## alu_top
module alu_top (
    input             clk,
    input      [31:0] A,
    input      [31:0] B,
    input      [3:0]  ALU_Sel,
    output reg [31:0] ALU_Out,
    output reg        Carryout,
    output reg        Overflow
);
reg [31:0] a_q, b_q;
reg [3:0]  sel_q;
wire [31:0] out_d;
wire        carry_d, ovf_d;
ALU u_alu (
    .A(a_q), .B(b_q), .ALU_Sel(sel_q),
    .ALU_Out(out_d), .Carryout(carry_d), .Overflow(ovf_d)
);
always @(posedge clk) begin
    a_q      <= A;
    b_q      <= B;
    sel_q    <= ALU_Sel;
    ALU_Out  <= out_d;
    Carryout <= carry_d;
    Overflow <= ovf_d;
end
endmodule
clock: 3.36 ns
lec_check: 0
abc_area: 1
cap_margin: 0
core_aspect_ratio: 1.03
core_margin: 2
core_utilization: 72
cts_cluster_diameter: 357
cts_cluster_size: 50
gpl_routability_driven: 1
hold_slack_margin: 0.29
min_routing_layer: met1
place_density: 0.6
setup_slack_margin: 0.96
slew_margin: 20
tns_end_percent: 15
run.sh (not shown) runs the stock make flow with config.mk's settings and CLKGATE_MAP_FILE=.
The first run stopped in 5_1_grt.
Next try:
Settings changed: ABC_AREA 1 to not set, CAP_MARGIN 0 to 20, CORE_ASPECT_RATIO 1.03 to not set, CTS_CLUSTER_DIAMETER 357 to not set, GPL_ROUTABILITY_DRIVEN 1 to not set, HOLD_SLACK_MARGIN 0.29 to -0.1, MIN_ROUTING_LAYER met1 to not set, PLACE_DENSITY 0.6 to 0.64, SETUP_SLACK_MARGIN 0.96 to not set, TNS_END_PERCENT 15 to not set.
Clock period 3.36 ns to 6.73 ns, I/O delays scaled along.
After rerunning: Now the flow produced a layout that fails on negative setup slack. Area after synthesis goes down by 7.4%. Die size shrinks by 7.3%. Synthesized cell count drops by 26%.
Next try:
Settings changed: CTS_CLUSTER_SIZE 50 to not set, HOLD_SLACK_MARGIN -0.1 to not set, PLACE_DENSITY 0.64 to 0.65.
Clock period 6.73 ns to 6.23 ns, I/O delays scaled along.
The changed run completed, yet does not pass: negative setup slack; synthesized cell count stays the same; final cell count is higher by about 0.5%; worst setup slack is worse by 0.60 ns.
Next try:
Settings changed: CORE_UTILIZATION 72 to 40, PLACE_DENSITY 0.65 to not set.
Clock period 6.23 ns to 8.62 ns, I/O delays scaled along.
This time the run produced a clean layout. Register-to-register slack gets better by 1.9 ns. Sequential share of layout area is higher by 0.41 points. Global-route usage is lower by 23 points. Sequential cell count is unchanged. Wire length is lower by 16%. Setup slack gets better by 1.9 ns. Worst hold slack gets worse by 0.17 ns. Cell area is lower by 10%. Count of clock-buffer cells in the layout does not change. Clock skew barely changes.

## run 1
Starting RTL as in the previous note.
Settings: LEC_CHECK=0, CAP_MARGIN=20, CORE_MARGIN=2, CORE_UTILIZATION=40, CTS_CLUSTER_SIZE=27, GPL_ROUTABILITY_DRIVEN=0, HOLD_SLACK_MARGIN=0.06, MAX_ROUTING_LAYER=met4, PLACE_DENSITY=0.74, SLEW_MARGIN=20; clock period 9.0 ns.
Setup changes, run 1 to run 2
- CTS_CLUSTER_SIZE: 27 -> unset
- GPL_ROUTABILITY_DRIVEN: 0 -> unset
- PLACE_DENSITY: 0.74 -> 0.64
- MAX_ROUTING_LAYER: met4 -> unset
- HOLD_SLACK_MARGIN: 0.06 -> unset
- CORE_UTILIZATION: 40 -> 72
- the clock period (ns, I/O delays scaled along): 9.0 -> 6.73
Notes after the runs:
- Delta (run 2 minus run 1): logic depth of the worst setup path including buffers now smaller.
- Of run 2 and run 1, run 2 shows the higher maximum achievable frequency, with run 1 below it.
- Routed wire length (run 2 vs. run 1) increases by more than 10%
- Run 2: length of routed met2 wiring is 11000 um higher than what run 1 reported.
- In run 2 the implementation completed, yet the final layout does not meet the checks, the culprit being negative setup slack.
- Diff run 1 -> run 2: number of tap cells added at floorplan dropped 46%; area overhead of the layout relative to synthesis climbed 13 points.
Relative to run 2, the following input files were edited for run 3:
- swapping 72 for 40 in CORE_UTILIZATION
- clearing PLACE_DENSITY, which used to be 0.64
- swapping 6.73 for 9.0 in the clock period (ns, I/O delays scaled along)
Notes after the runs:
Run 3 finished every step from synthesis to the final layout, and the layout passed the timing, design-rule and antenna checks. From run 3 to run 2, adder and majority cell fraction of the synthesized area did not move at all. [compare] base=run 2 new=run 3: area after synthesis comparable; global-route wire length before repair now smaller; final non-filler cell area now smaller.
[inputs] run 4 vs run 3
- a change of CORE_UTILIZATION from 40 to 33
- a change of the clock period (ns, I/O delays scaled along) from 9.0 to 8.62
[summary]
- Every run (run 3 and run 4) finished clean.
- Run 4 vs run 3 — number of cells on the worst reg-to-reg path climbed by a few percent
- Looking at die area across run 3 and run 4, the one that comes out lower is run 3.
- Run 3 → run 4: number of nets at the end of the flow higher; sequential cell count roughly the same; core utilization lower; number of standard-cell rows in the floorplan higher.
- Count of fill cells added during filler insertion: run 4 vs run 3 up 2097
- Final worst-path setup slack delta (run 4 − run 3): unfavourable

lane 1:
Starting RTL as in the previous note.
clock: 6.23 ns
lec_check: 0
cap_margin: 5
core_margin: 2
core_utilization: 72
hold_slack_margin: 0.24
place_density: 0.65
setup_slack_margin: -0.62
slew_margin: 20
Although lane 1 finished all stages, its layout failed final checks on setup timing.
The inputs of lane 2 differ from those of lane 1 as listed below.
# lane 1
export LEC_CHECK = 0
export CAP_MARGIN = 5
export CORE_MARGIN = 2
export CORE_UTILIZATION = 72
export HOLD_SLACK_MARGIN = 0.24
export PLACE_DENSITY = 0.65
export SETUP_SLACK_MARGIN = -0.62
export SLEW_MARGIN = 20
create_clock -name core_clock -period 6.23 [get_ports {clk}]
# lane 2
export LEC_CHECK = 0
export CAP_MARGIN = 20
export CORE_MARGIN = 2
export CORE_UTILIZATION = 72
export CTS_CLUSTER_SIZE = 50
export PLACE_DENSITY = 0.64
export SETUP_SLACK_MARGIN = 1.96
export SLEW_MARGIN = 20
create_clock -name core_clock -period 6.73 [get_ports {clk}]
From lane 1 to lane 2 the numbers moved as follows: number of nets in the final layout decreased 19, routed wire length down about 14%.
Ran to the end and failed final checks on setup timing: lane 2.
Die area delta (lane 1 -> lane 2): insignificant
| setup slack | lane 2 vs lane 1 | 0.96 ns higher |
Lane 1 -> lane 2: depth of the worst register-to-register path increased by more than a quarter
Cmp lane 2 vs lane 1: number of clock-tree buffers in the layout higher in lane 2
Per the comparison of lane 2 with lane 1, clock period minus final worst setup slack decreased 0.46 ns; worst endpoint data arrival time shows a reduction of 0.50 ns.
Relative to lane 1, the final standard cell area without fillers measured on lane 2 has decreased slightly.
Relative to lane 2, the following input files were edited for lane 3:
# lane 2
export LEC_CHECK = 0
export CAP_MARGIN = 20
export CORE_MARGIN = 2
export CORE_UTILIZATION = 72
export CTS_CLUSTER_SIZE = 50
export PLACE_DENSITY = 0.64
export SETUP_SLACK_MARGIN = 1.96
export SLEW_MARGIN = 20
create_clock -name core_clock -period 6.73 [get_ports {clk}]
# lane 3
export LEC_CHECK = 0
export CAP_MARGIN = 20
export CORE_MARGIN = 2
export CORE_UTILIZATION = 72
export CTS_CLUSTER_SIZE = 50
export HOLD_SLACK_MARGIN = -0.08
export PLACE_DENSITY = 0.64
export SETUP_SLACK_MARGIN = -0.15
export SLEW_MARGIN = 20
create_clock -name core_clock -period 6.73 [get_ports {clk}]
The flow completed for lane 3, but it is not clean: the layout still shows setup timing.
Delta(final hold slack, lane 3 - lane 2) < 0
Lane 3 vs. lane 2: post-route non-filler standard cell count stayed essentially flat, critical path depth dropped 6.
Final worst-path cycle share (lower): lane 3
NOTE number of signal-net buffers in the layout lane 2->lane 3 decreased by a few percent
Lane 2 was routed with fewer vias than lane 3.
diff inputs: lane 3 => lane 4
# lane 3
export LEC_CHECK = 0
export CAP_MARGIN = 20
export CORE_MARGIN = 2
export CORE_UTILIZATION = 72
export CTS_CLUSTER_SIZE = 50
export HOLD_SLACK_MARGIN = -0.08
export PLACE_DENSITY = 0.64
export SETUP_SLACK_MARGIN = -0.15
export SLEW_MARGIN = 20
create_clock -name core_clock -period 6.73 [get_ports {clk}]
# lane 4
export LEC_CHECK = 0
export CAP_MARGIN = 10
export CORE_MARGIN = 2
export CORE_UTILIZATION = 72
export CTS_CLUSTER_SIZE = 50
export HOLD_SLACK_MARGIN = -0.08
export PLACE_DENSITY = 0.64
export SETUP_SLACK_MARGIN = 1.96
export SLEW_MARGIN = 20
create_clock -name core_clock -period 6.84 [get_ports {clk}]
--- outcome ---
Not one of lane 4 and lane 3 finished clean.
In lane 4 the implementation ran to completion but is not tape-out ready, as the final checks report setup timing.
Lane 3 → lane 4: setup slack climbed 0.16 ns, share of the clock period used by the worst path dropped 2.5 points.
Of lane 4 and lane 3, lane 4 shows the lower via count of the first global-routing pass, with lane 3 above it.
On lane 4: total routed wire length on the met1 layer is about 3% lower than what lane 3 gave.
[compare] base=lane 3 new=lane 4: violation count after the first detailed-routing iteration moved down, combined global-route utilization of all metal layers shrank by 2.0 points, core utilization shows a reduction of 0.53 points.
The inputs of lane 5 differ from those of lane 4 as listed below.
# lane 4
export LEC_CHECK = 0
export CAP_MARGIN = 10
export CORE_MARGIN = 2
export CORE_UTILIZATION = 72
export CTS_CLUSTER_SIZE = 50
export HOLD_SLACK_MARGIN = -0.08
export PLACE_DENSITY = 0.64
export SETUP_SLACK_MARGIN = 1.96
export SLEW_MARGIN = 20
create_clock -name core_clock -period 6.84 [get_ports {clk}]
# lane 5
export LEC_CHECK = 0
export CAP_MARGIN = 20
export CORE_MARGIN = 2
export CORE_UTILIZATION = 68
export CTS_CLUSTER_SIZE = 100
export SLEW_MARGIN = 20
create_clock -name core_clock -period 6.12 [get_ports {clk}]
### Flow results
- Lane 4: all stages done; final checks FAILED (setup timing).
- The layout from lane 5, despite a flow that completed every stage, fails the layout checks, with the failing checks listed as setup timing.
- Compared with lane 4, lane 5 shows growth of design area from synthesis to finish higher by 2.6 points.
- | final wirelength | lane 5 vs lane 4 | worse |
- Lane 5 reports a lower met2 layer usage reported by global route than lane 4 does.
